Design WorkingFinal, start of the top module:
module WorkingFinal(input clk, input reset, input wire[15:0] mem_rdata, output wire[15:0] mem_addr, output wire[15:0] mem_wdata, output wire mem_we, output wire halt);
Size: roughly 23000 sq um of cells after synthesis.
==> flow/config.mk <==
export PLATFORM = sky130hd
export DESIGN_NAME = WorkingFinal
export DESIGN_NICKNAME = WorkingFinal
export VERILOG_FILES = /design/flow/design.v
export SDC_FILE = /design/flow/constraint.sdc
export NUM_CORES = 4
export LEC_CHECK = 0
export ABC_AREA = 1
export CAP_MARGIN = 10
export CELL_PAD_IN_SITES_DETAIL_PLACEMENT = 0
export CELL_PAD_IN_SITES_GLOBAL_PLACEMENT = 1
export CORE_MARGIN = 3
export CORE_UTILIZATION = 55
export CTS_CLUSTER_SIZE = 80
export GPL_ROUTABILITY_DRIVEN = 0
export HOLD_SLACK_MARGIN = 0.05
export PLACE_DENSITY_LB_ADDON = 0.23
export SLEW_MARGIN = 10
==> flow/constraint.sdc <==
create_clock -name core_clock -period 25.9 [get_ports {clk}]
set_input_delay 5.1800 -clock core_clock [delete_from_list [all_inputs] [get_ports {clk}]]
set_output_delay 5.1800 -clock core_clock [all_outputs]
set_load 0.01 [all_outputs]
run.sh (not shown) runs the stock make flow with config.mk's settings and CLKGATE_MAP_FILE=.
The starting point reached the layout checks and failed them: negative setup slack.
Edit:
CAP_MARGIN = 20   (was 10)
CELL_PAD_IN_SITES_DETAIL_PLACEMENT = not set   (was 0)
CELL_PAD_IN_SITES_GLOBAL_PLACEMENT = not set   (was 1)
CORE_MARGIN = 2   (was 3)
CORE_UTILIZATION = 71   (was 55)
CTS_CLUSTER_SIZE = not set   (was 80)
GPL_ROUTABILITY_DRIVEN = not set   (was 0)
HOLD_SLACK_MARGIN = not set   (was 0.05)
PLACE_DENSITY_LB_ADDON = not set   (was 0.23)
SLEW_MARGIN = 20   (was 10)
clock period = 36.0 ns   (was 25.9 ns; I/O delays follow)
Result:
- The new run finished with timing, DRC and antenna clean
- cell count shrinks by roughly a tenth
- worst setup slack is better by 4.2 ns
- die size shrinks by a quarter to a third
- clock skew grows by 0.016 ns
- routed wire length shrinks by a few percent
- non-clock buffer count shrinks by 285
- critical path depth grows by 2
Edit:
CORE_UTILIZATION = 52   (was 71)
CTS_CLUSTER_SIZE = 99   (was not set)
clock period = 16.4 ns   (was 36.0 ns; I/O delays follow)
After rerunning: This time the run died in 5_1_grt (GRT-0116); die size climbs by a quarter to a third; synthesized area does not change; synthesized cell count is unchanged.
Edit:
ABC_AREA = not set   (was 1)
CORE_UTILIZATION = 65   (was 52)
CTS_CLUSTER_SIZE = not set   (was 99)
SETUP_SLACK_MARGIN = 5.0   (was not set)
clock period = 19.3 ns   (was 16.4 ns; I/O delays follow)
After rerunning: The new run did not get past 5_1_grt, error GRT-0232; synthesized area grows by a few percent; synthesized cell count shrinks by roughly a tenth; die area shrinks by about a fifth.

## build 96
WorkingFinal again, from the RTL that the note above started with.
clock: 16.4 ns
lec_check: 0
abc_area: 1
cap_margin: 20
core_margin: 2
core_utilization: 53
cts_cluster_size: 100
slew_margin: 20
For build 96, the flow was terminated by a tool error in global routing and produced no final design.
#### Input delta (build 94 over build 96)
-- flow/config.mk --
<<< build 96, line 7
export LEC_CHECK = 0
export ABC_AREA = 1
export CAP_MARGIN = 20
export CORE_MARGIN = 2
export CORE_UTILIZATION = 53
export CTS_CLUSTER_SIZE = 100
export SLEW_MARGIN = 20
>>> build 94, line 7
export LEC_CHECK = 0
export CAP_MARGIN = 20
export CORE_MARGIN = 2
export CORE_UTILIZATION = 49
export SLEW_MARGIN = 20
==> flow/constraint.sdc <==
create_clock -name core_clock -period 29.0 [get_ports {clk}]
set_input_delay 5.8000 -clock core_clock [delete_from_list [all_inputs] [get_ports {clk}]]
set_output_delay 5.8000 -clock core_clock [all_outputs]
set_load 0.01 [all_outputs]
==> results <==
- Build 94 against build 96: clock buffer count from CTS saw an increase; initial standard-cell utilization of the core down 4.1 points.
- Cmp build 94 and build 96 / number of buffers added for setup after CTS / lower: build 94
- Of build 94 and build 96, the lower adder and majority cell fraction of the synthesized area belongs to build 94.
- Build 94 ended up with a lower synthesized cell count than build 96 did.
- Synthesized area, build 94 and build 96: lower on build 96
- Going from build 96 to build 94, post-place instance area dropped about 9%, die area higher.
- Build 94: done, clean on timing, DRC and antenna
- In the summary table, build 96 is marked failed, with error GRT-0116 raised in global routing.
- Against build 96, Yosys chip area in build 94 rose by a few percent.
Inputs modified between build 94 and build 33:
-- flow/config.mk --
<<< build 94, line 7
export LEC_CHECK = 0
export CAP_MARGIN = 20
export CORE_MARGIN = 2
export CORE_UTILIZATION = 49
export SLEW_MARGIN = 20
>>> build 33, line 7
export LEC_CHECK = 0
export ABC_AREA = 1
export CAP_MARGIN = 20
export CORE_MARGIN = 2
export CORE_UTILIZATION = 64
export SLEW_MARGIN = 20
==> flow/constraint.sdc <==
create_clock -name core_clock -period 39.6 [get_ports {clk}]
set_input_delay 7.9200 -clock core_clock [delete_from_list [all_inputs] [get_ports {clk}]]
set_output_delay 7.9200 -clock core_clock [all_outputs]
set_load 0.01 [all_outputs]
[summary]
Summary of build 33 over build 94: global-route met1 utilization up 7.2 points; per-cell via count in the routed design down 0.19.
Taking build 33 as 1.0, build 94 lands at 0.50 on worst reg-to-reg path cell count.
Post-layout instance area on build 33 is down relative to build 94.
Inputs modified between build 33 and build 76:
-- flow/config.mk --
<<< build 33, line 7
export LEC_CHECK = 0
export ABC_AREA = 1
export CAP_MARGIN = 20
export CORE_MARGIN = 2
export CORE_UTILIZATION = 64
export SLEW_MARGIN = 20
>>> build 76, line 7
export LEC_CHECK = 0
export CAP_MARGIN = 20
export CORE_MARGIN = 2
export CORE_UTILIZATION = 40
export SLEW_MARGIN = 20
==> flow/constraint.sdc <==
create_clock -name core_clock -period 29.0 [get_ports {clk}]
set_input_delay 5.8000 -clock core_clock [delete_from_list [all_inputs] [get_ports {clk}]]
set_output_delay 5.8000 -clock core_clock [all_outputs]
set_load 0.01 [all_outputs]
### Flow results
The final layouts of build 76 and build 33 pass the timing, design-rule and antenna checks. Delta (build 76 minus build 33): final standard cell utilization of the core fell by 24 points, final cell count rose by 18, die outline width rose by about 30%, summed standard-cell area reported by yosys rose by 5.0%. The minimum period implied by the final worst setup slack of build 76 falls short of that of build 33 by 5920 ps. Build 76 against build 33: weighted congestion reported at the end of routability-driven placement shrank by 4.9%. Relative to build 33, fill cell total of the finished layout has gone up in build 76. Cmp build 76 vs build 33: instance area after placement higher in build 76. Comparing build 76 and build 33, the lower routed wire length is on build 33. Comparing build 76 and build 33, the higher sequential share of cell area is on build 33.
